Setup of run 1:
==> flow/design.v (excerpt) <==
module ALU(
    clk,
    rst_n,
    valid,
    ready,
    mode,
    in_A,
    in_B,
    out
);
==> flow/config.mk <==
export PLATFORM = sky130hd
export DESIGN_NAME = ALU
export DESIGN_NICKNAME = ALU
export VERILOG_FILES = /design/flow/design.v
export SDC_FILE = /design/flow/constraint.sdc
export NUM_CORES = 4
export LEC_CHECK = 0
export CAP_MARGIN = 20
export CORE_MARGIN = 2
export CORE_UTILIZATION = 70
export CTS_CLUSTER_SIZE = 88
export SLEW_MARGIN = 20
==> flow/constraint.sdc <==
create_clock -name core_clock -period 3.59 [get_ports {clk}]
set_input_delay 0.7180 -clock core_clock [delete_from_list [all_inputs] [get_ports {clk}]]
set_output_delay 0.7180 -clock core_clock [all_outputs]
set_load 0.01 [all_outputs]
run.sh (not shown) runs the stock make flow with config.mk's settings and CLKGATE_MAP_FILE=.
FAIL run 1 @ 5_1_grt: tool exited with error
For run 2, these inputs were changed with respect to run 1:
diff --git a/flow/config.mk b/flow/config.mk
--- a/flow/config.mk
+++ b/flow/config.mk
@@ -8,5 +8,5 @@
 export CAP_MARGIN = 20
+export CORE_ASPECT_RATIO = 0.54
 export CORE_MARGIN = 2
-export CORE_UTILIZATION = 70
-export CTS_CLUSTER_SIZE = 88
-export SLEW_MARGIN = 20
+export CORE_UTILIZATION = 39
+export SLEW_MARGIN = 25
==> flow/constraint.sdc <==
create_clock -name core_clock -period 10.0 [get_ports {clk}]
set_input_delay 2.0000 -clock core_clock [delete_from_list [all_inputs] [get_ports {clk}]]
set_output_delay 2.0000 -clock core_clock [all_outputs]
set_load 0.01 [all_outputs]
Findings:
Run 1 has a higher final weighted congestion of routability-driven global placement than run 2.
Compared with run 1, run 2 shows a lower number of setup buffers added after CTS.
The final layout from run 2, which completed every stage, passed the timing, DRC and antenna checks at the end of the flow.
Tool error GRT-0116 stopped run 1 during 5_1_grt; no final results.
Against run 1, height of the die in run 2 fell slightly.
From run 1 to run 2 the numbers moved as follows: number of placed cells counting well taps saw a decrease, cell area after synthesis was more or less identical, cell resize tally after clock tree synthesis went down 37, worst-case setup slack after placement has increased.
Comparing run 2 and run 1, die area is lower on run 1.
diff inputs: run 2 => run 3
diff --git a/flow/config.mk b/flow/config.mk
--- a/flow/config.mk
+++ b/flow/config.mk
@@ -7,6 +7,11 @@
 export LEC_CHECK = 0
+export ABC_AREA = 1
 export CAP_MARGIN = 20
-export CORE_ASPECT_RATIO = 0.54
 export CORE_MARGIN = 2
-export CORE_UTILIZATION = 39
-export SLEW_MARGIN = 25
+export CORE_UTILIZATION = 36
+export CTS_CLUSTER_DIAMETER = 388
+export CTS_CLUSTER_SIZE = 98
+export GPL_ROUTABILITY_DRIVEN = 0
+export PLACE_DENSITY_LB_ADDON = 0.04
+export SETUP_SLACK_MARGIN = 2.85
+export SLEW_MARGIN = 20
[summary]
Multi-input logic portion of the cell area (higher): run 2. Worst hold slack was lower in run 2 than in run 3. Against run 2 as the reference, run 3 delivers a higher post-layout net count. Library cell contributing the largest single delay on the critical path = sky130_fd_sc_hd__inv_2: run 3; library cell contributing the largest single delay on the critical path = sky130_fd_sc_hd__and2_2: run 2.
Relative to run 3, the following input files were edited for run 4:
==> flow/config.mk <==
export PLATFORM = sky130hd
export DESIGN_NAME = ALU
export DESIGN_NICKNAME = ALU
export VERILOG_FILES = /design/flow/design.v
export SDC_FILE = /design/flow/constraint.sdc
export NUM_CORES = 4
export LEC_CHECK = 0
export CAP_MARGIN = 20
export CORE_MARGIN = 2
export CORE_UTILIZATION = 62
export CTS_CLUSTER_SIZE = 98
export SLEW_MARGIN = 20
==> flow/constraint.sdc <==
create_clock -name core_clock -period 5.83 [get_ports {clk}]
set_input_delay 1.1660 -clock core_clock [delete_from_list [all_inputs] [get_ports {clk}]]
set_output_delay 1.1660 -clock core_clock [all_outputs]
set_load 0.01 [all_outputs]
### Flow results
Higher area growth from synthesis to layout goes to run 4 over run 3.
Core outline area, run 4 and run 3: higher on run 3
Main kind of combinational logic by area: AND-OR/OR-AND gates -> run 4, simple AND/OR/NAND/NOR gates -> run 3
Taking run 3 as the reference, in run 4 area of the multi-input gates lower; summed negative setup slack over all endpoints was more or less identical; die area went down about 50%; non-clock inverter instance count of the final layout went down about 80%.
Endpoint required time on the critical path for run 4: 4.21 ns down relative to run 3

The RTL this note starts from:
==> flow/design.v <==
module ALU(
    clk,
    rst_n,
    valid,
    ready,
    mode,
    in_A,
    in_B,
    out
);
    input         clk, rst_n;
    input         valid;
    input  [1:0]  mode;  
    output        ready;
    input  [31:0] in_A, in_B;
    output [63:0] out;
    parameter IDLE = 3'd0;
    parameter MUL  = 3'd1;
    parameter DIV  = 3'd2;
    parameter AND  = 3'd3;
    parameter AVG  = 3'd4;
    parameter OUT  = 3'd5;
    reg  [ 2:0] state, state_nxt;
    reg  [ 4:0] counter, counter_nxt;
    reg  [64:0] shreg, shreg_nxt;  
    reg  [31:0] alu_in, alu_in_nxt;
    reg  [32:0] alu_out;
    reg         ready_;
    assign ready = ready_;
    assign out = shreg[63:0];
    always @(*) begin
        case(state)
            IDLE: begin
                if (valid) 
                    case (mode)
                        0 : state_nxt = MUL;
                        1 : state_nxt = DIV;
                        2 : state_nxt = AND;
                        3 : state_nxt = AVG;
                    endcase
                else state_nxt = IDLE;
            end
            MUL : state_nxt = (counter != 31) ? MUL : OUT;
            DIV : state_nxt = (counter != 31) ? DIV : OUT;
            AND : state_nxt = OUT;
            AVG : state_nxt = OUT;
            OUT : state_nxt = IDLE;
            default : state_nxt = IDLE;
        endcase
    end
    always @(*) begin
        if ((state == MUL) || (state == DIV)) counter_nxt = counter + 1; 
        else                                  counter_nxt = 0;
    end
    always @(*) begin
        case(state)
            IDLE: begin
                if (valid) alu_in_nxt = in_B;
                else       alu_in_nxt = 0;
            end
            OUT : alu_in_nxt = 0;
            default: alu_in_nxt = alu_in;
        endcase
    end
    always @(*) begin
        case (state)
            MUL : begin
                if (shreg[0]) alu_out = shreg[63:32] + alu_in;
                else          alu_out = shreg[63:32];
            end
            DIV : alu_out = shreg[64:32] - {1'b0, alu_in};
            AND : alu_out = shreg[31:0] & alu_in;
            AVG : alu_out = (shreg[31:0] + alu_in) >> 1;
            default alu_out = 0;
        endcase
    end
    always @(*) begin
        case (state)
            IDLE: begin
                if (valid) begin
                    shreg_nxt = {33'b0, in_A};
                    if (state_nxt == DIV) shreg_nxt = shreg_nxt << 1;                 
                end
                else shreg_nxt = 0;
            end
            MUL : shreg_nxt = {1'b0, alu_out, shreg[31:1]};
            DIV : begin
                if (shreg[64:32] < {1'b0, alu_in}) shreg_nxt = shreg << 1;
                else                      shreg_nxt = {alu_out[31:0], shreg[31:0], 1'b1};
                if (counter == 31) shreg_nxt = {1'b0, shreg_nxt[64:33], shreg_nxt[31:0]};
            end
            AND : shreg_nxt = {32'b0, alu_out};
            AVG : shreg_nxt = {32'b0, alu_out};
            OUT : shreg_nxt = 0;
            default : shreg_nxt = 0;
        endcase
    end
    always @(posedge clk or negedge rst_n) begin
        if (!rst_n) begin
            state   <= IDLE;
            counter <= 0;
            shreg   <= 0;
            alu_in  <= 0;
            ready_  <= 0;
        end
        else begin
            state   <= state_nxt;
            counter <= counter_nxt;
            shreg   <= shreg_nxt;
            alu_in  <= alu_in_nxt;
            ready_  <= (state_nxt == OUT) ? 1 : 0;
        end
    end
endmodule
Settings: LEC_CHECK=0, ABC_AREA=1, CAP_MARGIN=20, CORE_ASPECT_RATIO=0.5, CORE_MARGIN=2, CORE_UTILIZATION=45, CTS_CLUSTER_DIAMETER=388, CTS_CLUSTER_SIZE=98, GPL_ROUTABILITY_DRIVEN=0, SLEW_MARGIN=20; clock period 10.0 ns.
The starting point ran to the end with no violations.
Then changed:
- CORE_ASPECT_RATIO: 0.5 -> default
- CORE_UTILIZATION: 45 -> 36
- CTS_CLUSTER_SIZE: 98 -> 56
=> The new run ran to the end with no violations; synthesized area stays the same; utilization fell by 10 points; cell area came out higher by 0.44%; via count went down by 0.70%; total power drops by about 4.3%; die area climbs by about 24%; routed wire length went down by about 6.4%.
Then changed:
- ABC_AREA: 1 -> default
- CORE_UTILIZATION: 36 -> 62
- CTS_CLUSTER_DIAMETER: 388 -> default
- CTS_CLUSTER_SIZE: 56 -> default
- GPL_ROUTABILITY_DRIVEN: 0 -> default
- clock period: 10.0 -> 5.22 ns (I/O delays scaled with it)
After rerunning: The changed run produced a clean layout. Count of clock-buffer cells in the layout decreases by 2. First-iteration DRC count increases by 12%. Sequential share of layout area increases by 2.9 points. Core utilization increases by 30 points. Cell count decreases by 40%. Global-route usage increases by 16 points. Non-clock buffer count increases by 20. Register-to-register slack is worse by 5.8 ns. Clock skew increases by 0.0045 ns.
Then changed:
- CORE_UTILIZATION: 62 -> 72
- CTS_CLUSTER_SIZE: default -> 37
- clock period: 5.22 -> 6.94 ns (I/O delays scaled with it)
Synthesized cell count does not change.
Setup slack gets better by 1.4 ns.
Wire length drops by 0.35%.
Clock skew stays flat.
Global-route usage climbs by 5.6 points.
Area after synthesis does not change.
Non-clock buffer count drops by 11.
Die size drops by 14%.
Clock-buffer cell count does not change.
Total power drops by 24%.
Core utilization climbs by 11 points.
Then changed:
- CTS_CLUSTER_DIAMETER: default -> 27
- PLACE_DENSITY_LB_ADDON: default -> 0.19
- SETUP_SLACK_MARGIN: default -> 2.04
Result:
- wire length decreases by a few percent
- non-clock buffer count increases by 1
- sequential share of layout area barely changes
- final cell count is about the same
- setup slack is better by 0.23 ns
- count of clock-buffer cells in the layout stays the same
- core utilization hardly moves
- area after synthesis does not change
- final area hardly moves
Then changed:
- CORE_UTILIZATION: 72 -> 69
- CTS_CLUSTER_DIAMETER: 27 -> default
- CTS_CLUSTER_SIZE: 37 -> 36
- PLACE_DENSITY_LB_ADDON: 0.19 -> default
- SETUP_SLACK_MARGIN: 2.04 -> default
- clock period: 6.94 -> 3.96 ns (I/O delays scaled with it)
This time the run ran to the end with violations: setup timing.
Non-clock buffer count came out higher by 102.
Sequential power came out higher by 69%.
Worst setup slack got worse by 2.3 ns.
Routed wire length came out higher by 11%.
Global-route usage came out higher by 3.8 points.

before:
Starts from the design.v that is shown in full above.
==> flow/config.mk <==
export PLATFORM = sky130hd
export DESIGN_NAME = ALU
export DESIGN_NICKNAME = ALU
export VERILOG_FILES = /design/flow/design.v
export SDC_FILE = /design/flow/constraint.sdc
export NUM_CORES = 4
export LEC_CHECK = 0
export CAP_MARGIN = 20
export CORE_MARGIN = 2
export CORE_UTILIZATION = 72
export CTS_CLUSTER_DIAMETER = 27
export CTS_CLUSTER_SIZE = 37
export PLACE_DENSITY = 0.35
export SETUP_SLACK_MARGIN = 1.04
export SLEW_MARGIN = 20
==> flow/constraint.sdc <==
create_clock -name core_clock -period 6.94 [get_ports {clk}]
set_input_delay 1.3880 -clock core_clock [delete_from_list [all_inputs] [get_ports {clk}]]
set_output_delay 1.3880 -clock core_clock [all_outputs]
set_load 0.01 [all_outputs]
Inputs modified between before and after:
- CTS_CLUSTER_DIAMETER removed (was 27)
- SETUP_SLACK_MARGIN removed (was 1.04)
- CTS_CLUSTER_SIZE removed (was 37)
- PLACE_DENSITY removed (was 0.35)
- CORE_UTILIZATION changed from 72 to 40
- the clock period (ns, I/O delays scaled along) changed from 6.94 to 10.0
before → after: number of global-route vias before repair lower; worst hold slack lost 0.0077 ns; total area of multi-input combinational cells essentially unchanged. Status | after and before | clean.

Setup of run A:
Starts from the design.v that is shown in full above.
==> flow/config.mk <==
export PLATFORM = sky130hd
export DESIGN_NAME = ALU
export DESIGN_NICKNAME = ALU
export VERILOG_FILES = /design/flow/design.v
export SDC_FILE = /design/flow/constraint.sdc
export NUM_CORES = 4
export LEC_CHECK = 0
export CAP_MARGIN = 20
export CORE_MARGIN = 2
export CORE_UTILIZATION = 72
export CTS_CLUSTER_SIZE = 36
export HOLD_SLACK_MARGIN = -0.1
export PLACE_DENSITY = 0.78
export SLEW_MARGIN = 20
==> flow/constraint.sdc <==
create_clock -name core_clock -period 3.96 [get_ports {clk}]
set_input_delay 0.7920 -clock core_clock [delete_from_list [all_inputs] [get_ports {clk}]]
set_output_delay 0.7920 -clock core_clock [all_outputs]
set_load 0.01 [all_outputs]
No crash in run A: every stage finished, but the layout fails its final checks due to negative setup slack.
Relative to run A, the following input files were edited for run B:
- setting CTS_CLUSTER_DIAMETER to 363 for the first time
- changing CTS_CLUSTER_SIZE from 36 to 24
- changing the clock period (ns, I/O delays scaled along) from 3.96 to 3.85
==> results <==
- Completing all stages was not enough for run B: its layout failed the final checks because of negative setup slack.
- Run B vs. run A: global-route wire length before repair rose by about 5%, placement-stage cell area rose by 420 µm², post-placement setup slack fell by 0.18 ns.
- Lower number of antenna violations at the first check in global routing goes to run A over run B.
- Non-clock buffer count (run B vs. run A) increases by more than a quarter
- From run A to run B the numbers moved as follows: total power grew by about 13%; combinational cell power higher.
> inputs changed (run B -> run C)
- CTS_CLUSTER_SIZE changed from 24 to 37
- HOLD_SLACK_MARGIN removed (was -0.1)
- PLACE_DENSITY removed (was 0.78)
- SETUP_SLACK_MARGIN newly set to 1.04
- CTS_CLUSTER_DIAMETER changed from 363 to 27
- the clock period (ns, I/O delays scaled along) changed from 3.85 to 6.94
Results
Run C went all the way through the flow, and no timing, DRC or antenna check failed. The worst setup path startpoint comes out shreg[35] in one run and alu_in[6] in the other, namely in run B and run C respectively. The maximum clock frequency of run C is lower than that of run B. In the tables for run B and run C, number of endpoints failing setup at the final stage reads lower with run C. Diff run B and run C: net switching power lower in run C. Count of clock-buffer cells in the layout came out exactly the same in run B and run C.
For run D, these inputs were changed with respect to run C:
- CTS_CLUSTER_DIAMETER: 27 -> unset
- CORE_UTILIZATION: 72 -> 40
- CTS_CLUSTER_SIZE: 37 -> unset
- SETUP_SLACK_MARGIN: 1.04 -> unset
- the clock period (ns, I/O delays scaled along): 6.94 -> 5.22
Run D: clock network fraction of design power is 0.3 points higher than what run C reported.
The higher proportion of cell area occupied by registers of run D and run C is in run C.
Diff run C -> run D | worst hold slack after final layout | decrease of 0.0086 ns
Worst ir drop on vdd for run D: about 30% down relative to run C
## Diff of input files: run E against run D
- setting CTS_CLUSTER_SIZE to 37 for the first time
- changing CORE_UTILIZATION from 40 to 72
- setting PLACE_DENSITY to 0.95 for the first time
- changing the clock period (ns, I/O delays scaled along) from 5.22 to 6.94
==> results <==
- Run D | status: complete | timing, DRC, antenna: pass
- Run E has completed all stages; timing, DRC and antenna checks passed.
- Sort run E and run D by shortest clock period the worst path allows after layout, descending, and run E comes first.
- Of run E and run D, the lower worst slack after detailed placement belongs to run D.
- NOTE: final critical-path setup slack in run E exceeds that of run D
- | minimum hold slack | higher: run E |
- Run E: vertical die size 25% below run D
- Run E ended up with a lower cell area after layout than run D did.
- Run comparison: run E highest-utilization routing layer at the global route stage met2; run D highest-utilization routing layer at the global route stage met1
- Global-route usage was lower in run D than in run E.

RTL: the design.v shown in full above, as it stands there.
export LEC_CHECK = 0
export ABC_AREA = 1
export CAP_MARGIN = 40
export CORE_MARGIN = 2
export CORE_UTILIZATION = 72
export CTS_CLUSTER_DIAMETER = 355
export CTS_CLUSTER_SIZE = 99
export PLACE_DENSITY_LB_ADDON = 0.01
export SLEW_MARGIN = 0
create_clock -name core_clock -period 2.92 [get_ports {clk}]
The first run ran to the end with violations: negative setup slack.
Then changed:
- CORE_ASPECT_RATIO: unset -> 0.5
- CTS_CLUSTER_DIAMETER: 355 -> 399
- CTS_CLUSTER_SIZE: 99 -> 98
- PLACE_DENSITY: unset -> 0.39
- PLACE_DENSITY_LB_ADDON: 0.01 -> unset
- SLEW_MARGIN: 0 -> 20
- TNS_END_PERCENT: unset -> 10
- clock period: 2.92 -> 3.87 ns (I/O delays scaled with it)
Effect:
- This time the run went through all stages and came out clean
- utilization fell by 1.4 points
- total power came out lower by 25%
- routed wire length increases by 3.1%
- die area rises by 0.32%
- final area decreases by 1.8%
Power is estimated from default activity; no workload was simulated.
